==> trial 64: inputs <==
==> flow/design.v <==
module JAM (
input CLK,
input RST,
output reg [2:0] W,
output reg [2:0] J,
input [6:0] Cost,
output reg [3:0] MatchCount,
output reg [9:0] MinCost,
output reg Valid );
reg [5:0]state;
reg [2:0]num[0:7];
reg [4:0]ix;
reg [9:0]tempCost;
reg [4:0]changePoint;
reg [4:0]n;
reg [4:0]max_min_pos;
reg [4:0]max_min_value;
always @(posedge CLK or posedge RST) 
begin
    if(RST)
    begin
		  W <= 0;
		  J <= 0;
		  Valid <= 0;
		  num[0] <= 0;
		  num[1] <= 1;
		  num[2] <= 2;
		  num[3] <= 3;
		  num[4] <= 4;
		  num[5] <= 5;
		  num[6] <= 6;
		  num[7] <= 7;
		  state <= 0;
		  ix <= 1;
		  tempCost <= 0;
		  MatchCount <= 0;
		  MinCost <= 1023;
		  changePoint <= 0;
		  n <= 10;
		  max_min_pos <= 0;
		  max_min_value <= 10;
    end
    else 
    begin
		case(state)
			5'd0:
			begin
				if(ix > 8)
				begin
					if(tempCost < MinCost)
					begin
						MatchCount <= 1;
						MinCost <= tempCost;
					end
					else if(tempCost == MinCost)
					begin
						MatchCount <= MatchCount + 1;
					end
					ix <= 1;
					tempCost <= 0;
					state <= 1;
				end
				else if(ix == 8)
				begin
					tempCost <= tempCost + Cost;
					ix <= ix + 1;
				end
				else
				begin
					tempCost <= tempCost + Cost;
					W <= ix;
					J <= num[ix];
					ix <= ix + 1;
				end
			end
			5'd1:
			begin
				if(num[7] > num[6])
				begin
					num[6] <= num[7];
					num[7] <= num[6];
					state <= 0;
					W <= 0;
					J <= num[0];
				end
				else if(num[6] > num[5])
				begin
					 if(num[7] > num[5] && num[7] < num[6])
					 begin
						num[7] <= num[6];
						num[5] <= num[7];
						num[6] <= num[5];
						state <= 0;
						W <= 0;
						J <= num[0];
					 end
					 else
					 begin
						num[5] <= num[6];
						num[6] <= num[7];
						num[7] <= num[5];
						state <= 0;
						W <= 0;
						J <= num[0];
					 end
				end
				else if(num[5] > num[4])
				begin
						if(num[6] < num[4] && ((num[7] < num[4]) || num[5] < num[7]) )
						begin
							num[4] <= num[5];
							num[5] <= num[7];
							num[7] <= num[4];
						end
						else if(num[6] > num[4] && num[5] > num[6] && num[7] < num[4])
						begin
							num[4] <= num[6];
							num[5] <= num[7];
							num[6] <= num[4];
							num[7] <= num[5];
						end
						else if(num[7] > num[4] && num[7] < num[6] && num[7] < num[5])
						begin
							num[4] <= num[7];
							num[5] <= num[4];
							num[7] <= num[5];
						end
						state <= 0;
						W <= 0;
						J <= num[0];
				end
				else if(num[4] > num[3])
				begin
					changePoint <= 3;
					state <= 2;
					n <= 4;
				end
				else if(num[3] > num[2])
				begin
					changePoint <= 2;
					state <= 2;
					n <= 3;
				end
				else if(num[2] > num[1])
				begin
					changePoint <= 1;
					state <= 2;
					n <= 2;
				end
				else if(num[1] > num[0])
				begin
					changePoint <= 0;
					state <= 2;
					n <= 1;
				end
				else
					state <= 4;
			end
			5'd2:
			begin
				if(n >= 8)
				begin
					num[changePoint] <= num[max_min_pos];
					num[max_min_pos] <= num[changePoint];
					state <= 3;
					max_min_value <= 10;
				end
				else
				begin
					if(num[n] > num[changePoint] && num[n] < max_min_value)
					begin
						max_min_pos <= n;
						max_min_value <= num[n];
					end
					n <= n + 1;
				end
			end
			5'd3:
			begin
				if(changePoint == 4)
				begin
					num[5] <= num[7];
					num[7] <= num[5];
				end
				else if(changePoint == 3)
				begin
					num[4] <= num[7];
					num[5] <= num[6];
					num[6] <= num[5];
					num[7] <= num[4];
				end
				else if(changePoint == 2)
				begin
					num[3] <= num[7];
					num[4] <= num[6];
					num[6] <= num[4];
					num[7] <= num[3];
				end
				else if(changePoint == 1)
				begin
					num[2] <= num[7];
					num[3] <= num[6];
					num[4] <= num[5];
					num[5] <= num[4];
					num[6] <= num[3];
					num[7] <= num[2];
				end
				else if(changePoint == 0)
				begin
					num[1] <= num[7];
					num[2] <= num[6];
					num[3] <= num[5];
					num[5] <= num[3];
					num[6] <= num[2];
					num[7] <= num[1];
				end
					state <= 0;
					W <= 0;
					J <= num[0];
			end
			5'd4:
			begin
				Valid <= 1;
			end
		endcase
    end
end
endmodule
==> flow/run.sh <==
#!/bin/bash
# the make line also repeats each setting of config.mk as NAME=value (left out here)
make -C /OpenROAD-flow-scripts/flow DESIGN_CONFIG=/design/flow/config.mk WORK_HOME=/design/flow/orfs CLKGATE_MAP_FILE= finish
==> flow/config.mk <==
export PLATFORM = sky130hd
export DESIGN_NAME = JAM
export DESIGN_NICKNAME = JAM
export VERILOG_FILES = /design/flow/design.v
export SDC_FILE = /design/flow/constraint.sdc
export NUM_CORES = 4
export LEC_CHECK = 0
export ABC_AREA = 1
export CAP_MARGIN = 5
export CORE_MARGIN = 2
export CORE_UTILIZATION = 72
export CTS_CLUSTER_DIAMETER = 223
export CTS_CLUSTER_SIZE = 100
export SETUP_SLACK_MARGIN = 0.54
export SLEW_MARGIN = 20
==> flow/constraint.sdc <==
create_clock -name core_clock -period 4.75 [get_ports {CLK}]
set_input_delay 0.9500 -clock core_clock [delete_from_list [all_inputs] [get_ports {CLK}]]
set_output_delay 0.9500 -clock core_clock [all_outputs]
set_load 0.01 [all_outputs]
==> build 9 (differences from trial 64) <==
CORE_ASPECT_RATIO = 0.9   (was unset)
TNS_END_PERCENT = 80   (was unset)
==> flow/constraint.sdc (replaced) <==
create_clock -name core_clock -period 4.69 [get_ports {CLK}]
set_input_delay 0.9380 -clock core_clock [delete_from_list [all_inputs] [get_ports {CLK}]]
set_output_delay 0.9380 -clock core_clock [all_outputs]
set_load 0.01 [all_outputs]
==> qor_table.md <==
| Step | Metric | Value |
|---|---|---|
| sta | Slew of the pin with the lowest slew margin | 0.926 ns |
| floorplan | Tap cells | 133 |
| placed design | Half-perimeter wire length after placement | 17600 µm |
| sta | Max Clk Rate | 323 MHz |
| sta | Final clock skew | 0.0189 ns |
| power and ir drop | Group with the largest share of power | registers |
| floorplan | Area of the placeable core | 0.00982 mm² |
| cells and area | # fillers | 702 |
| sta | Part of the cycle the worst path needs | 0.652 |
| status | Outcome | complete, no violations |
| hold path | Number of instances on the worst hold path | 1 |
| cells and area | Proportion of cell area occupied by registers | 0.257 |
| cells and area | Comb area share | 0.593 |
The numbers above come from trial 64.

==> qor_table.md <==
| Step | Metric | Value |
|---|---|---|
| status | Outcome | complete, no violations |
| floorplan | Area of the placeable core | 0.00978 mm² |
| detailed routing | Met1 wire length | 8960 µm |
| power and ir drop | Static Leak | 3.92 nW |
| synth | Cell type with the highest aggregate area in the netlist | dfrtp_1 |
| cells and area | Comb area share | 0.587 |
| power and ir drop | Group with the largest share of power | clock |
| global route | Vias in the first global route | 7440 |
| sta | Final clock skew | 0.00903 ns |
| placed design | Half-perimeter wire length after placement | 16900 µm |
| floorplan | Tap cells | 126 |
| synth | Cell variety after synth | 52 |
| critical path | Critical path capture point | max_min_value[0] |
| hold path | Number of instances on the worst hold path | 2 |
| sta | Slew of the pin with the lowest slew margin | 0.969 ns |
| cells and area | Post-layout util | 0.808 |
The numbers above come from build 9.


---

==> inputs of v28 <==
Starts from the design.v that is shown in full above.
clock: 2.63 ns
lec_check: 0
abc_area: 1
cap_margin: 20
core_margin: 2
core_utilization: 58
slew_margin: 20
run.sh (not shown) runs the stock make flow with config.mk's settings and CLKGATE_MAP_FILE=.
==> v13: changes against v28 <==
- ABC_AREA: 1 -> default
- CORE_UTILIZATION: 58 -> 64
- CTS_CLUSTER_DIAMETER: default -> 396
- CTS_CLUSTER_SIZE: default -> 100
==> flow/constraint.sdc (replaced) <==
create_clock -name core_clock -period 8.0 [get_ports {CLK}]
set_input_delay 1.6000 -clock core_clock [delete_from_list [all_inputs] [get_ports {CLK}]]
set_output_delay 1.6000 -clock core_clock [all_outputs]
set_load 0.01 [all_outputs]
==> v18: changes against v28 <==
- CORE_UTILIZATION: 58 -> 65
- CTS_CLUSTER_DIAMETER: default -> 354
- SETUP_SLACK_MARGIN: default -> -0.14
==> flow/constraint.sdc (replaced) <==
create_clock -name core_clock -period 2.22 [get_ports {CLK}]
set_input_delay 0.4440 -clock core_clock [delete_from_list [all_inputs] [get_ports {CLK}]]
set_output_delay 0.4440 -clock core_clock [all_outputs]
set_load 0.01 [all_outputs]
==> results.txt <==
Implementation results. Per the skew report, the later register of the worst-skew pair sees a clock latency of 0.38 ns. Die outline width landed at 108.1 um. The final layout contains routed wiring with a total length of 20580 um. The flow ran to the end and the layout has no timing, DRC or antenna violations. The setup check on the worst reg-to-reg path leaves a slack of 4.15 ns. The worst path needs 3.848 ns of the cycle, external delays included. Across every metal layer, demand over resource in global routing totals 36.53%. The report shows a maximum critical-path fanout of 27. Number of warnings in the stage logs landed at 39.

Post-synthesis adder-cell area fraction landed at between 10% and 20%. For this run, global-route usage on met1 was measured as between 40% and 50%. By area, the combinational part of the netlist is dominated by AND-OR/OR-AND gates. Averaged over all synthesized cells, the footprint is 8.274 um^2.
That was v13.
==> results.txt <==
Implementation results. The flow ran to the end and the layout has no timing, DRC or antenna violations. Along the worst path, the maximum fanout reaches 5. Post-layout minimum cycle time landed at 2.516 ns.

Setup slack on the worst flop-to-flop path landed at 0.11 ns. After detailed routing, the total wire length is 23340 um. Later-pin clock latency in the skew report landed at 0.35 ns. Die outline width landed at 116.3 um.
That was v28.
==> results.txt <==
Implementation results. Die outline width landed at around 110 um. The layout checks failed on setup timing. Counting I/O delays and the setup requirement, the final critical path takes 2.615 ns. Post-synthesis area per instance landed at just under 7 um^2.

Final worst slack landed at -0.3954 ns. Total routed wirelength landed at between 20000 and 30000 um. The run finished, with violations left. Number of warnings in the stage logs landed at 41. STA reports a reg2reg setup slack of -0.40 ns.

Met1 layer usage reported by global route landed at 54.24%. Largest fanout on the critical path landed at 8. For the worst-skew pair, the clock arrives at the later sink with an insertion delay of 0.36 ns. Number of setup violations in the final report landed at 34. For reference, the top logic cell family by area is simple AND/OR/NAND/NOR gates.
That was v18.

---

==> trial 4 <==
// JAM: RTL as listed in full above, without the edits since
make LEC_CHECK=0 CAP_MARGIN=20 CELL_PAD_IN_SITES_GLOBAL_PLACEMENT=2 CORE_ASPECT_RATIO=1.04 CORE_MARGIN=2 CORE_UTILIZATION=40 CTS_CLUSTER_DIAMETER=245 CTS_CLUSTER_SIZE=99 PLACE_DENSITY_LB_ADDON=0.3 SETUP_SLACK_MARGIN=1.48 SLEW_MARGIN=20 TNS_END_PERCENT=25 finish   # period 8.0 ns
==> inputs of trial 39, as changes to trial 4 <==
CELL_PAD_IN_SITES_GLOBAL_PLACEMENT = not set   (was 2)
CORE_ASPECT_RATIO = not set   (was 1.04)
CTS_CLUSTER_DIAMETER = not set   (was 245)
CTS_CLUSTER_SIZE = not set   (was 99)
PLACE_DENSITY_LB_ADDON = not set   (was 0.3)
SETUP_SLACK_MARGIN = not set   (was 1.48)
TNS_END_PERCENT = not set   (was 25)
==> flow/constraint.sdc (replaced) <==
create_clock -name core_clock -period 3.72 [get_ports {CLK}]
set_input_delay 0.7440 -clock core_clock [delete_from_list [all_inputs] [get_ports {CLK}]]
set_output_delay 0.7440 -clock core_clock [all_outputs]
set_load 0.01 [all_outputs]
==> inputs of build 34, as changes to trial 4 <==
CELL_PAD_IN_SITES_GLOBAL_PLACEMENT = not set   (was 2)
CORE_ASPECT_RATIO = not set   (was 1.04)
CORE_UTILIZATION = 65   (was 40)
CTS_CLUSTER_DIAMETER = not set   (was 245)
CTS_CLUSTER_SIZE = not set   (was 99)
PLACE_DENSITY_LB_ADDON = not set   (was 0.3)
SETUP_SLACK_MARGIN = not set   (was 1.48)
TNS_END_PERCENT = not set   (was 25)
==> flow/constraint.sdc (replaced) <==
create_clock -name core_clock -period 4.03 [get_ports {CLK}]
set_input_delay 0.8060 -clock core_clock [delete_from_list [all_inputs] [get_ports {CLK}]]
set_output_delay 0.8060 -clock core_clock [all_outputs]
set_load 0.01 [all_outputs]
==> summary of the runs <==
In trial 4 the sequential share of layout area is higher than in trial 39, by 0.82 points.
Combinational power: trial 39 > build 34 > trial 4.
Die size, lowest first: build 34, trial 39, trial 4.
Of build 34 and trial 4, trial 4 has the higher cell count (gap 8.0%, measured against trial 4).
Of trial 4 and trial 39, trial 39 has the higher clock power (gap about 56%, measured against trial 39).
Power: build 34 is lower than trial 39 (16%).
The lowest non-clock buffer count belongs to trial 4, the highest to trial 39.
Routed wire length, highest first: trial 4, trial 39, build 34.

---

==> trial 61 <==
Starts from the design.v that is shown in full above.
Settings: LEC_CHECK=0, CAP_MARGIN=20, CORE_MARGIN=2, CORE_UTILIZATION=40, CTS_CLUSTER_DIAMETER=400, CTS_CLUSTER_SIZE=100, SETUP_SLACK_MARGIN=2.3, SLEW_MARGIN=20; clock period 8.0 ns.
==> build 37 (differences from trial 61) <==
==> flow/config.mk (replaced) <==
export PLATFORM = sky130hd
export DESIGN_NAME = JAM
export DESIGN_NICKNAME = JAM
export VERILOG_FILES = /design/flow/design.v
export SDC_FILE = /design/flow/constraint.sdc
export NUM_CORES = 4
export LEC_CHECK = 0
export ABC_AREA = 1
export CAP_MARGIN = 20
export CORE_MARGIN = 2
export CORE_UTILIZATION = 64
export CTS_CLUSTER_DIAMETER = 219
export CTS_CLUSTER_SIZE = 100
export SETUP_SLACK_MARGIN = 1.88
export SLEW_MARGIN = 20
==> qor summary <==
Result of the run: trial 61 finished clean; build 37 finished clean
Area share of the largest cell type after synthesis: trial 61 18.4%; build 37 17.4%
Die outline width: trial 61 136 µm; build 37 111 µm
Worst slack at placement: trial 61 4200 ps; build 37 4560 ps
Leakage dissipation: trial 61 3.04 nW; build 37 3.91 nW
Nonclk inv count: trial 61 61; build 37 129
Critical Path End: trial 61 max_min_pos[2]; build 37 max_min_value[2]
Worst VDD drop: trial 61 0.000132 V; build 37 0.0000940 V
Maximum number of pins on one net before global-route repair: trial 61 53; build 37 80
Row count: trial 61 48; build 37 39
Clk_buf instances: trial 61 9; build 37 12
Reg-to-reg critical path endpoint: trial 61 max_min_pos[2]; build 37 max_min_value[2]
Layout Skew: trial 61 7.74 ps; build 37 6.52 ps
Switching power summed over all nets: trial 61 207 µW; build 37 188 µW
Maximum cell stage delay along the critical path: trial 61 580 ps; build 37 720 ps
Combinational fraction of design power: trial 61 2.8%; build 37 2.9%
Clock share of power: trial 61 50.8%; build 37 48.0%
Number of ordinary and repair buffers in the finished layout: trial 61 33; build 37 30
Total clock network power: trial 61 438 µW; build 37 392 µW
Worst Path Max Fanout: trial 61 7; build 37 26
Number of global-route vias before repair: trial 61 6115; build 37 6873
Simple-gate share of the synthesized area: trial 61 15.9%; build 37 32.6%

---

==> job 5359: inputs <==
RTL: the design.v shown in full above, as it stands there.
clock: 3.16 ns
lec_check: 0
cap_margin: 25
cell_pad_in_sites_detail_placement: 2
cell_pad_in_sites_global_placement: 1
core_aspect_ratio: 1.63
core_margin: 5
core_utilization: 40
cts_cluster_diameter: 313
cts_cluster_size: 37
gpl_routability_driven: 0
gpl_timing_driven: 0
min_routing_layer: met1
place_density_lb_addon: 0.09
setup_slack_margin: 0.2
slew_margin: 0
==> job 7330: changes against job 5359 <==
ABC_AREA = 1   (was not set)
CAP_MARGIN = 20   (was 25)
CELL_PAD_IN_SITES_DETAIL_PLACEMENT = not set   (was 2)
CELL_PAD_IN_SITES_GLOBAL_PLACEMENT = not set   (was 1)
CORE_ASPECT_RATIO = not set   (was 1.63)
CORE_MARGIN = 2   (was 5)
CORE_UTILIZATION = 72   (was 40)
CTS_CLUSTER_DIAMETER = not set   (was 313)
CTS_CLUSTER_SIZE = not set   (was 37)
GPL_ROUTABILITY_DRIVEN = not set   (was 0)
GPL_TIMING_DRIVEN = not set   (was 0)
MIN_ROUTING_LAYER = not set   (was met1)
PLACE_DENSITY = 0.42   (was not set)
PLACE_DENSITY_LB_ADDON = not set   (was 0.09)
SETUP_SLACK_MARGIN = not set   (was 0.2)
SLEW_MARGIN = 20   (was 0)
==> flow/constraint.sdc (replaced) <==
create_clock -name core_clock -period 2.99 [get_ports {CLK}]
set_input_delay 0.5980 -clock core_clock [delete_from_list [all_inputs] [get_ports {CLK}]]
set_output_delay 0.5980 -clock core_clock [all_outputs]
set_load 0.01 [all_outputs]
==> comparison <==
Job 7330 produced a clean layout. Job 5359 finished but fails on negative setup slack.
Of job 7330 and job 5359, job 7330 has the higher global-route usage (gap 12 points).
In job 5359 the synthesized cell count is lower than in job 7330, by about 22%.
Between job 7330 and job 5359, the lower wire length is in job 7330 (gap about 36%, measured against job 5359).
Of job 5359 and job 7330, job 7330 has the higher clock-buffer cell count (gap 1).
Of job 7330 and job 5359, job 7330 has the higher area after synthesis (gap about 5.4%, measured against job 5359).
==> figures <==
| item | job 7330 | job 5359 |
|---|---|---|
| Total number of warnings across the stage logs | 39 | 40 |
| Met2 Resource Use GR | 0.778 | 0.656 |
| Number of fillers in the final layout | 676 | 1824 |
| Part of the cycle the worst path needs | 0.920 | 1.15 |
| Final WL | 25.8 mm | 40.5 mm |
| Synth-to-Final Area Change | 10.1% | 25.5% |
| Tapcells | 133 | 220 |
| Clock buf count | 10 | 9 |
| Status | complete, no violations | failed layout checks |
| Layout check failures | - | negative setup slack |
| Cell count listed in synth_stat.txt | 1071 | 839 |
| Fraction of synthesized cell area taken by the top area cell type | 0.174 | 0.184 |
| Hold path start | Valid | state[1] |
No activity file was given, so power comes from the tool's default toggle rates.
